Design top, start of the top module:
module top #(
    parameter integer WIDTH = 16,
    parameter integer NUM_NEURONS_LAYER_1 = 4,
    parameter integer NUM_NEURONS_LAYER_2 = 3
)(
    input  logic clk,
    input  logic rst,
    input  logic sclk,
    input  logic cs_n,
    input  logic mosi,
    output logic miso,
    input  logic signed [WIDTH-1:0] input_current,
    output logic [NUM_NEURONS_LAYER_2-1:0] spikes
);
For scale: ~590 flip-flops, roughly 25 I/O pins.
export LEC_CHECK = 0
export ABC_AREA = 1
export CAP_MARGIN = 20
export CORE_MARGIN = 2
export CORE_UTILIZATION = 66
export CTS_CLUSTER_SIZE = 77
export SETUP_SLACK_MARGIN = 2.46
export SLEW_MARGIN = 20
create_clock -name core_clock -period 8.29 [get_ports {clk}]
run.sh (not shown) runs the stock make flow with config.mk's settings and CLKGATE_MAP_FILE=.
The starting point finished but fails on negative setup slack.
Edit:
ABC_AREA = unset   (was 1)
CORE_UTILIZATION = 71   (was 66)
CTS_CLUSTER_SIZE = unset   (was 77)
SETUP_SLACK_MARGIN = unset   (was 2.46)
clock period = 13.4 ns   (was 8.29 ns; I/O delays follow)
What happened: The new run completed with no timing, DRC or antenna violations. Critical path depth shrinks by 34. Worst hold slack loses 0.042 ns. Via count came out lower by 24%. Cell count drops by 27%.
Edit:
ABC_AREA = 1   (was unset)
CORE_UTILIZATION = 72   (was 71)
PLACE_DENSITY = 0.36   (was unset)
SETUP_SLACK_MARGIN = -0.83   (was unset)
clock period = 9.1 ns   (was 13.4 ns; I/O delays follow)
Outcome:
- With this change the flow failed in global routing (5_1_grt) (GRT-0232)
- synthesized area went down by 0.50%
- die size falls by 1.9%
- synthesized cell count increases by 24%
Edit:
ABC_AREA = unset   (was 1)
CAP_MARGIN = 40   (was 20)
CORE_UTILIZATION = 40   (was 72)
HOLD_SLACK_MARGIN = -0.08   (was unset)
PLACE_DENSITY = unset   (was 0.36)
SETUP_SLACK_MARGIN = unset   (was -0.83)
clock period = 14.0 ns   (was 9.1 ns; I/O delays follow)
Outcome: The new run completed with no timing, DRC or antenna violations; die size rose by well over a third; area after synthesis rose slightly; synthesized cell count fell by about a fifth.
Edit:
ABC_AREA = 1   (was unset)
CAP_MARGIN = 20   (was 40)
CORE_UTILIZATION = 72   (was 40)
HOLD_SLACK_MARGIN = unset   (was -0.08)
clock period = 10.4 ns   (was 14.0 ns; I/O delays follow)
After rerunning:
- This time the run finished with negative setup slack left
- global-route usage grows by 25 points
- synthesized cell count grows by 24%
- non-clock buffer count grows by 340
- routed wire length grows by 28%
- die area shrinks by 44%
- utilization grows by 40 points

top again, from the RTL that the note above started with.
==> flow/config.mk <==
export PLATFORM = sky130hd
export DESIGN_NAME = top
export DESIGN_NICKNAME = top
export VERILOG_FILES = /design/flow/design.v
export SDC_FILE = /design/flow/constraint.sdc
export NUM_CORES = 4
export LEC_CHECK = 0
export ABC_AREA = 0
export CAP_MARGIN = 30
export CELL_PAD_IN_SITES_GLOBAL_PLACEMENT = 1
export CORE_ASPECT_RATIO = 1.26
export CORE_MARGIN = 2
export CORE_UTILIZATION = 40
export GPL_ROUTABILITY_DRIVEN = 1
export GPL_TIMING_DRIVEN = 0
export HOLD_SLACK_MARGIN = -0.03
export PLACE_DENSITY_LB_ADDON = 0.11
export SLEW_MARGIN = 20
export TNS_END_PERCENT = 85
==> flow/constraint.sdc <==
create_clock -name core_clock -period 22.4 [get_ports {clk}]
set_input_delay 4.4800 -clock core_clock [delete_from_list [all_inputs] [get_ports {clk}]]
set_output_delay 4.4800 -clock core_clock [all_outputs]
set_load 0.01 [all_outputs]
The first run went through all stages and came out clean.
Next try:
ABC_AREA = not set   (was 0)
CAP_MARGIN = 20   (was 30)
CELL_PAD_IN_SITES_GLOBAL_PLACEMENT = not set   (was 1)
CORE_ASPECT_RATIO = not set   (was 1.26)
CORE_UTILIZATION = 14   (was 40)
GPL_ROUTABILITY_DRIVEN = not set   (was 1)
GPL_TIMING_DRIVEN = not set   (was 0)
HOLD_SLACK_MARGIN = not set   (was -0.03)
PLACE_DENSITY_LB_ADDON = not set   (was 0.11)
TNS_END_PERCENT = not set   (was 85)
clock period = 22.0 ns   (was 22.4 ns; I/O delays follow)
What happened: Core utilization goes down by 28 points. Wire length went down by 14%. Flip-flop count stays the same. Design area rose by 5.0%.

Starting RTL as in the previous note.
Settings: LEC_CHECK=0, ABC_AREA=1, CAP_MARGIN=15, CELL_PAD_IN_SITES_GLOBAL_PLACEMENT=0, CORE_MARGIN=2, CORE_UTILIZATION=72, CTS_CLUSTER_DIAMETER=101, PLACE_DENSITY=0.92, SLEW_MARGIN=20, TNS_END_PERCENT=10; clock period 10.5 ns.
The starting point never finished: it broke off in 5_1_grt on GRT-0232.
Edit:
==> flow/config.mk (replaced) <==
export PLATFORM = sky130hd
export DESIGN_NAME = top
export DESIGN_NICKNAME = top
export VERILOG_FILES = /design/flow/design.v
export SDC_FILE = /design/flow/constraint.sdc
export NUM_CORES = 4
export LEC_CHECK = 0
export ABC_AREA = 1
export CAP_MARGIN = 20
export CORE_MARGIN = 2
export CORE_UTILIZATION = 70
export SETUP_SLACK_MARGIN = 2.46
export SLEW_MARGIN = 20
==> flow/constraint.sdc (replaced) <==
create_clock -name core_clock -period 13.0 [get_ports {clk}]
set_input_delay 2.6000 -clock core_clock [delete_from_list [all_inputs] [get_ports {clk}]]
set_output_delay 2.6000 -clock core_clock [all_outputs]
set_load 0.01 [all_outputs]
What happened: The changed run finished but fails on negative setup slack; die area climbs by a few percent; area after synthesis is unchanged; synthesized cell count does not change.
Edit:
--- a/flow/config.mk
+++ b/flow/config.mk
@@ -8,6 +8,9 @@
 export ABC_AREA = 1
-export CAP_MARGIN = 20
+export CAP_MARGIN = 15
+export CELL_PAD_IN_SITES_GLOBAL_PLACEMENT = 0
 export CORE_MARGIN = 2
-export CORE_UTILIZATION = 70
-export SETUP_SLACK_MARGIN = 2.46
+export CORE_UTILIZATION = 72
+export CTS_CLUSTER_DIAMETER = 234
+export PLACE_DENSITY_LB_ADDON = 0.11
 export SLEW_MARGIN = 20
+export TNS_END_PERCENT = 10
==> flow/constraint.sdc (replaced) <==
create_clock -name core_clock -period 10.5 [get_ports {clk}]
set_input_delay 2.1000 -clock core_clock [delete_from_list [all_inputs] [get_ports {clk}]]
set_output_delay 2.1000 -clock core_clock [all_outputs]
set_load 0.01 [all_outputs]
Result: The changed run completed, yet does not pass: negative setup slack; clock-buffer cell count decreases by 7; wire length falls by a few percent; core utilization climbs by 4.9 points; first-iteration DRC count fell by a few percent; non-clock buffer count came out higher by 226; area after synthesis is unchanged; register-to-register slack loses 0.80 ns; cell count went up by a few percent.
Edit:
--- a/flow/config.mk
+++ b/flow/config.mk
@@ -7,10 +7,11 @@
 export LEC_CHECK = 0
-export ABC_AREA = 1
+export ABC_AREA = 0
 export CAP_MARGIN = 15
 export CELL_PAD_IN_SITES_GLOBAL_PLACEMENT = 0
+export CORE_ASPECT_RATIO = 0.9
 export CORE_MARGIN = 2
-export CORE_UTILIZATION = 72
-export CTS_CLUSTER_DIAMETER = 234
+export CORE_UTILIZATION = 51
+export GPL_ROUTABILITY_DRIVEN = 0
 export PLACE_DENSITY_LB_ADDON = 0.11
 export SLEW_MARGIN = 20
-export TNS_END_PERCENT = 10
+export TNS_END_PERCENT = 45
==> flow/constraint.sdc (replaced) <==
create_clock -name core_clock -period 16.3 [get_ports {clk}]
set_input_delay 3.2600 -clock core_clock [delete_from_list [all_inputs] [get_ports {clk}]]
set_output_delay 3.2600 -clock core_clock [all_outputs]
set_load 0.01 [all_outputs]
Outcome:
- This time the run finished clean
- cell count shrinks by about 16%
- area after synthesis came out higher by about 0.5%
- routed wire length came out lower by about 22%
- count of clock-buffer cells in the layout went up by 11
- global-route usage decreases by 20 points
- design area came out lower by about 7%
- setup slack improved by 3.1 ns
- hold slack gains 0.0086 ns
